v39:
==> flow/design.v (excerpt) <==
module IOTDF( clk, rst, in_en, iot_in, fn_sel, busy, valid, iot_out);
Size: roughly 3400 cells after synthesis, about 140 I/O pins, roughly 31000 sq um of cells after synthesis.
clock: 1.45 ns
lec_check: 0
abc_area: 0
cap_margin: 0
cell_pad_in_sites_detail_placement: 0
core_aspect_ratio: 1.92
core_margin: 2
core_utilization: 57
hold_slack_margin: 0.27
max_routing_layer: met4
setup_slack_margin: 0.38
slew_margin: 20
tns_end_percent: 75
run.sh (not shown) runs the stock make flow with config.mk's settings and CLKGATE_MAP_FILE=.
v39 never completed; the flow aborted with a tool error in global routing.
Inputs modified between v39 and v48:
Settings: changing CAP_MARGIN from 0 to 20; removing CELL_PAD_IN_SITES_DETAIL_PLACEMENT (formerly 0); removing TNS_END_PERCENT (formerly 75); removing CORE_ASPECT_RATIO (formerly 1.92); removing HOLD_SLACK_MARGIN (formerly 0.27); changing SETUP_SLACK_MARGIN from 0.38 to 0.1; changing CORE_UTILIZATION from 57 to 30; removing ABC_AREA (formerly 0); removing MAX_ROUTING_LAYER (formerly met4); changing the clock period (ns, I/O delays scaled along) from 1.45 to 4.79.
[summary]
Between v48 and v39, horizontal die dimension is higher for v48, v39 comes in under that. Between v39 and v48, the flow reports detailed-placement wirelength estimate increasing by a little under 10%. On total nets after synthesis, v48 tracks v39 almost exactly. Layout checks on v48: not met. Flow itself completed; violations: negative setup slack. Between v39 and v48, the flow reports vertical extent of the die decreasing slightly.
Input-level comparison between v34 and v48:
Settings: setting ABC_AREA to 1 for the first time; setting CTS_CLUSTER_SIZE to 98 for the first time; setting PLACE_DENSITY to 0.4 for the first time; setting CORE_ASPECT_RATIO to 1.45 for the first time; setting CTS_CLUSTER_DIAMETER to 373 for the first time; changing CORE_UTILIZATION from 30 to 72; changing the clock period (ns, I/O delays scaled along) from 4.79 to 3.66.
Findings:
- Status(v34) = ERROR, stage = global routing
- v48 → v34: floorplan die area shrank by 58%, number of hold buffers added after cts held steady, final RePlAce weighted congestion grew by about 33%, cell total after placement grew by about 3.5%.
- On v34: setup fix buffers added after clock tree synthesis is 45 higher than what v48 gave.
- Side by side, vertical die size turned out lower in v34 than in v48.
- When the final numbers for v48 and v34 were put side by side, the synthesized cell count turned out to be greater in v34.
- v48 has higher summed instance area of the synthesized netlist than v34.
- Diff v48 -> v34: yosys stat cell total grew by 791, core area lower, total of cells resized after clock tree synthesis moved up.
## Diff of input files: v19 against v34
Settings: a deleted CTS_CLUSTER_SIZE that had been 98; a change of CORE_UTILIZATION from 72 to 44; a deleted CORE_ASPECT_RATIO that had been 1.45; a deleted PLACE_DENSITY that had been 0.4; a deleted ABC_AREA that had been 1; a change of CTS_CLUSTER_DIAMETER from 373 to 400; a change of the clock period (ns, I/O delays scaled along) from 3.66 to 3.27.
- Seen in the log of v34: GRT-0116 during global routing, after which the run never completed.
- Although it ran to completion, v19 produced a layout that fails the final checks because of negative setup slack.
- When v19 is measured against v34, its vertical die dimension turns out 6.8% higher.
- From v34 to v19 the numbers moved as follows: post-CTS setup repair buffer count lost 38; count of different cell masters after synthesis picked up an extra about 40%.
- Compared to v34, v19 was floorplanned on a bigger die.
- Per the comparison of v19 with v34, area of placed instances now sits higher; count of instantiated cells in the yosys netlist now sits lower; sum of net half-perimeters after detailed placement now sits higher; multiplexer area fraction after synthesis now sits higher; number of standard-cell rows in the floorplan now sits higher.
Relative to v19, the following input files were edited for v51:
Settings: CORE_UTILIZATION: 44 -> 72; CTS_CLUSTER_DIAMETER: 400 -> unset; ABC_AREA: unset -> 1; PLACE_DENSITY: unset -> 0.39; the clock period (ns, I/O delays scaled along): 3.27 -> 2.28.
--- outcome ---
Not one of v51 and v19 finished clean.
v51 is listed as incomplete: the tool reported an error in detailed placement and the run ended there.
Post-synthesis cell area for v51: 400 sq um down relative to v19
Compared with v19, v51 shows a higher floorplan-stage core utilization.
Area of the core delta for v51 relative to v19: about 40% lower

========
Starting RTL as in the previous note.
==> flow/design.v (excerpt) <==
module IOTDF( clk, rst, in_en, iot_in, fn_sel, busy, valid, iot_out);
==> flow/config.mk <==
export PLATFORM = sky130hd
export DESIGN_NAME = IOTDF
export DESIGN_NICKNAME = IOTDF
export VERILOG_FILES = /design/flow/design.v
export SDC_FILE = /design/flow/constraint.sdc
export NUM_CORES = 4
export LEC_CHECK = 0
export ABC_AREA = 0
export CAP_MARGIN = 0
export CELL_PAD_IN_SITES_DETAIL_PLACEMENT = 0
export CORE_ASPECT_RATIO = 1.92
export CORE_MARGIN = 2
export CORE_UTILIZATION = 22
export CTS_CLUSTER_SIZE = 66
export GPL_ROUTABILITY_DRIVEN = 0
export HOLD_SLACK_MARGIN = -0.06
export MAX_ROUTING_LAYER = met4
export PLACE_DENSITY_LB_ADDON = 0.15
export SLEW_MARGIN = 20
export TNS_END_PERCENT = 75
==> flow/constraint.sdc <==
create_clock -name core_clock -period 3.44 [get_ports {clk}]
set_input_delay 0.6880 -clock core_clock [delete_from_list [all_inputs] [get_ports {clk}]]
set_output_delay 0.6880 -clock core_clock [all_outputs]
set_load 0.01 [all_outputs]
The starting point ran to the end with violations: negative setup slack.
Rerun with:
- CORE_UTILIZATION: 22 -> 61
- CTS_CLUSTER_DIAMETER: default -> 302
- CTS_CLUSTER_SIZE: 66 -> default
- GPL_ROUTABILITY_DRIVEN: 0 -> default
- PLACE_DENSITY_LB_ADDON: 0.15 -> default
- clock period: 3.44 -> 1.48 ns (I/O delays scaled with it)
Outcome: This time the run died in global routing (GRT-0116); synthesized area is unchanged; synthesized cell count is unchanged; die size went down by 63%.
Rerun with:
- ABC_AREA: 0 -> default
- CAP_MARGIN: 0 -> 20
- CELL_PAD_IN_SITES_DETAIL_PLACEMENT: 0 -> default
- CORE_ASPECT_RATIO: 1.92 -> default
- CORE_UTILIZATION: 61 -> 30
- CTS_CLUSTER_DIAMETER: 302 -> default
- HOLD_SLACK_MARGIN: -0.06 -> default
- MAX_ROUTING_LAYER: met4 -> default
- SETUP_SLACK_MARGIN: default -> 0.1
- TNS_END_PERCENT: 75 -> default
- clock period: 1.48 -> 5.88 ns (I/O delays scaled with it)
After rerunning: This time the run finished clean; die size rose by 100%; area after synthesis is unchanged; synthesized cell count stays the same.
